Setup of run A:
Design alu, start of the top module:
module alu(input read,write,dig1,dig2,dig3,dig4,rst,clk,rev,exec,sign, output o1,o2,o3,o4, output [0:6] bcd);
localparam RESET=4'd0;
localparam IDLE=4'd1;
localparam ADDRESS=4'd2;
localparam DISPLAY=4'd3;
localparam WRITE=4'd4;
localparam EXECUTE=4'd5;
localparam DEBOUNCER_CONSTANT=32'b0111_1111_1111_1111_1111_1111_1111_1111;
localparam DEBOUNCER_CLOCK=10;
localparam OPERATOR=4'd1;
localparam OPERAND1=4'd2;
localparam OPERAND2=4'd3;
localparam ADD=4'd0;
localparam SUB=4'd1;
localparam MUL=4'd2;
localparam DIV=4'd3;
reg [3:0] state, location_state;  
reg [3:0] location_state_q;
reg [3:0] di1,di2,di3,di4,di5,add1,add2,add4;  
reg [3:0] di1_q,di2_q,di3_q,di4_q,di5_q,add1_q,add2_q,add4_q;
reg [6:0] b1,b2,b3,b4;  
reg [6:0] b1_q,b2_q,b3_q,b4_q;
reg [63:0] main_count; 
reg [63:0] main_count_q;
reg [31:0] debouncer4,debouncer3,debouncer2,debouncer1;  
reg [31:0] debouncer4_q,debouncer3_q,debouncer2_q,debouncer1_q;
reg [7:0] value, address;  
reg [7:0] value_q, address_q;
reg [31:0] temp_register;  
reg [31:0] temp_register_q;
  ...
export LEC_CHECK = 0
export ABC_AREA = 1
export CAP_MARGIN = 20
export CELL_PAD_IN_SITES_DETAIL_PLACEMENT = 0
export CORE_ASPECT_RATIO = 0.89
export CORE_MARGIN = 2
export CORE_UTILIZATION = 72
export CTS_CLUSTER_DIAMETER = 338
export CTS_CLUSTER_SIZE = 13
export GPL_TIMING_DRIVEN = 1
export HOLD_SLACK_MARGIN = 0.16
export PLACE_DENSITY_LB_ADDON = 0.06
export SETUP_SLACK_MARGIN = 0.02
export SLEW_MARGIN = 30
create_clock -name core_clock -period 4.47 [get_ports {clk}]
run.sh (not shown) runs the stock make flow with config.mk's settings and CLKGATE_MAP_FILE=.
From the logs: run A reached the end of the flow and failed the layout checks with negative setup slack.
### run A -> run B
Settings: removing ABC_AREA (formerly 1); removing CELL_PAD_IN_SITES_DETAIL_PLACEMENT (formerly 0); removing CTS_CLUSTER_SIZE (formerly 13); changing SETUP_SLACK_MARGIN from 0.02 to 1.41; changing SLEW_MARGIN from 30 to 20; removing GPL_TIMING_DRIVEN (formerly 1); removing HOLD_SLACK_MARGIN (formerly 0.16); changing PLACE_DENSITY_LB_ADDON from 0.06 to 0.0; removing CORE_ASPECT_RATIO (formerly 0.89); removing CTS_CLUSTER_DIAMETER (formerly 338); changing the clock period (ns, I/O delays scaled along) from 4.47 to 4.86.
### Flow results
Cmp run B vs run A: chip height higher in run B
Status(run B) = ERROR, stage = global routing
Going from run A to run B, the synthesized chip area reported by yosys was found to have gone down by 1.4%.
Instance tally after logic synthesis was lower in the run labelled run B.
Area fraction in compound gates after synthesis in run B is 0.49 points lower than in run A
The inputs of run C differ from those of run B as listed below.
Settings: PLACE_DENSITY_LB_ADDON removed (was 0.0); CORE_UTILIZATION changed from 72 to 40; GPL_TIMING_DRIVEN newly set to 0; SETUP_SLACK_MARGIN removed (was 1.41); GPL_ROUTABILITY_DRIVEN newly set to 0; the clock period (ns, I/O delays scaled along) changed from 4.86 to 10.0.
Run C ends up with higher horizontal die dimension than run B does. The final layout from run C, which completed every stage, passed the timing, design-rule and antenna checks at the end of the flow. Total clock sinks came out exactly the same in run B and run C. Number of post-CTS setup repair buffers ended up 86 lower on run C than on run B. Per the comparison of run C with run B, synthesized netlist cell count about even; synthesized area about even; area of the core region rose about 80%; die area rose about 80%.

* * *

Setup of v36:
Starting RTL as in the previous note.
Design alu, start of the top module:
module alu(input read,write,dig1,dig2,dig3,dig4,rst,clk,rev,exec,sign, output o1,o2,o3,o4, output [0:6] bcd);
localparam RESET=4'd0;
localparam IDLE=4'd1;
localparam ADDRESS=4'd2;
localparam DISPLAY=4'd3;
localparam WRITE=4'd4;
localparam EXECUTE=4'd5;
localparam DEBOUNCER_CONSTANT=32'b0111_1111_1111_1111_1111_1111_1111_1111;
localparam DEBOUNCER_CLOCK=10;
localparam OPERATOR=4'd1;
localparam OPERAND1=4'd2;
localparam OPERAND2=4'd3;
localparam ADD=4'd0;
localparam SUB=4'd1;
localparam MUL=4'd2;
localparam DIV=4'd3;
reg [3:0] state, location_state;  
reg [3:0] location_state_q;
reg [3:0] di1,di2,di3,di4,di5,add1,add2,add4;  
reg [3:0] di1_q,di2_q,di3_q,di4_q,di5_q,add1_q,add2_q,add4_q;
reg [6:0] b1,b2,b3,b4;  
reg [6:0] b1_q,b2_q,b3_q,b4_q;
reg [63:0] main_count; 
reg [63:0] main_count_q;
reg [31:0] debouncer4,debouncer3,debouncer2,debouncer1;  
reg [31:0] debouncer4_q,debouncer3_q,debouncer2_q,debouncer1_q;
reg [7:0] value, address;  
reg [7:0] value_q, address_q;
reg [31:0] temp_register;  
reg [31:0] temp_register_q;
reg mem_we;  
reg [31:0] mem_wdata;  
reg [31:0] memory[0:31];  
reg [7:0] temp_value,temp_display1,temp_display2;  
reg idle,address_read,mul_en;  
reg address_read_q,mul_en_q;
reg sign_1, sign_2; 
reg sign_1_q, sign_2_q;
wire temp_c_sub,temp_c_add;  
wire [7:0] add_output,sub_output;  
wire [15:0] mul_output, div_output;
function [6:0] bcd_number;  
	input reg [3:0] d;
	case (d)
		4'd0:bcd_number=7'b0000001;
		4'd1:bcd_number=7'b1001111;
		4'd2:bcd_number=7'b0010010;
		4'd3:bcd_number=7'b0000110;
		4'd4:bcd_number=7'b1001100;
		4'd5:bcd_number=7'b0100100;
		4'd6:bcd_number=7'b0100000;
		4'd7:bcd_number=7'b0001111;
		4'd8:bcd_number=7'b0000000;
		4'd9:bcd_number=7'b0001100;
		4'd10:bcd_number=7'b0001000;
		4'd11:bcd_number=7'b1100000;
  ...
Settings: LEC_CHECK=0, ABC_AREA=1, CAP_MARGIN=20, CORE_MARGIN=2, CORE_UTILIZATION=72, CTS_CLUSTER_SIZE=72, HOLD_SLACK_MARGIN=0.29, PLACE_DENSITY_LB_ADDON=0.06, SETUP_SLACK_MARGIN=1.64, SLEW_MARGIN=20; clock period 5.62 ns.
In v36 the implementation completed, yet the final layout does not meet the checks, the culprit being setup timing.
Changes in v46 relative to v36:
- CTS_CLUSTER_SIZE now 24, was 72
- SETUP_SLACK_MARGIN now 1.45, was 1.64
- HOLD_SLACK_MARGIN no longer set, was 0.29
- ABC_AREA now 0, was 1
- PLACE_DENSITY_LB_ADDON now 0.0, was 0.06
- the clock period (ns, I/O delays scaled along) now 5.0, was 5.62
Findings:
- v46 did not finish; the tool stopped in 5_1_grt with error ODB-0269.
- v36 → v46: synthesized cell count went down 29%, half-perimeter wire length after detailed placement went up 11%.
- Taking v36 as the reference point, the share of synthesized cell area in and-or and or-and compound cells of v46 falls by 0.49 points.
Input changes introduced in v20 (baseline for comparison: v46):
- a deleted SETUP_SLACK_MARGIN that had been 1.45
- a change of ABC_AREA from 0 to 1
- a deleted PLACE_DENSITY_LB_ADDON that had been 0.0
Results
v46 → v20: unique cell type count in the Yosys netlist lost about 40%; count of placed standard cells including taps went up by about 28%; compound-cell area share of the yosys netlist higher; area after synthesis now sits higher.
Ran to the end and failed final checks on setup timing: v20.
Edits applied to the flow inputs when going from v20 to v55:
- a change of CTS_CLUSTER_SIZE from 24 to 13
- an added PLACE_DENSITY_LB_ADDON of 0.12
- an added SETUP_SLACK_MARGIN of 1.34
- a change of the clock period (ns, I/O delays scaled along) from 5.0 to 4.6
## What came out
Leakage power of the design up 0.0010 uW in v55 wrt v20
The run showing the greater post-placement setup slack is v20.
Row setup TNS after final layout: v55 lower / v20 higher
Final period utilization in v55 is 9.5 points higher than in v20
From v20 to v55, mapped cell area did not move at all.
v55 -> stages 100% | layout checks FAIL | setup timing
Summary of v55 over v20: largest voltage drop on the vdd net increased about 7%, fraction of area in registers lost 2.7 points.
diff inputs: v55 => v49
- clearing ABC_AREA, which used to be 1
- clearing CTS_CLUSTER_SIZE, which used to be 13
- clearing SETUP_SLACK_MARGIN, which used to be 1.34
- clearing PLACE_DENSITY_LB_ADDON, which used to be 0.12
- swapping 72 for 35 in CORE_UTILIZATION
- swapping 4.6 for 10.5 in the clock period (ns, I/O delays scaled along)
Results
Critical path data required time, v49 and v55: smaller value in v55. Taking v55 as the reference, in v49 setup slack after layout picked up an extra 4160 ps; total of plain and repair buffers excluding clock buffers shows a reduction of 198. Sequential power in v49 vs v55: down 56%. Between v55 and v49, weighted congestion at the end of routability-driven global placement decreased. v49 | stages: all done | timing, DRC, antenna: all pass. Changes observed in v49 relative to v55: clock-buffer cell count went down by about 2.4%, yosys cell count went down by 29%, synthesized area went down by 1.4%.
Power and IR drop assume default switching activity.
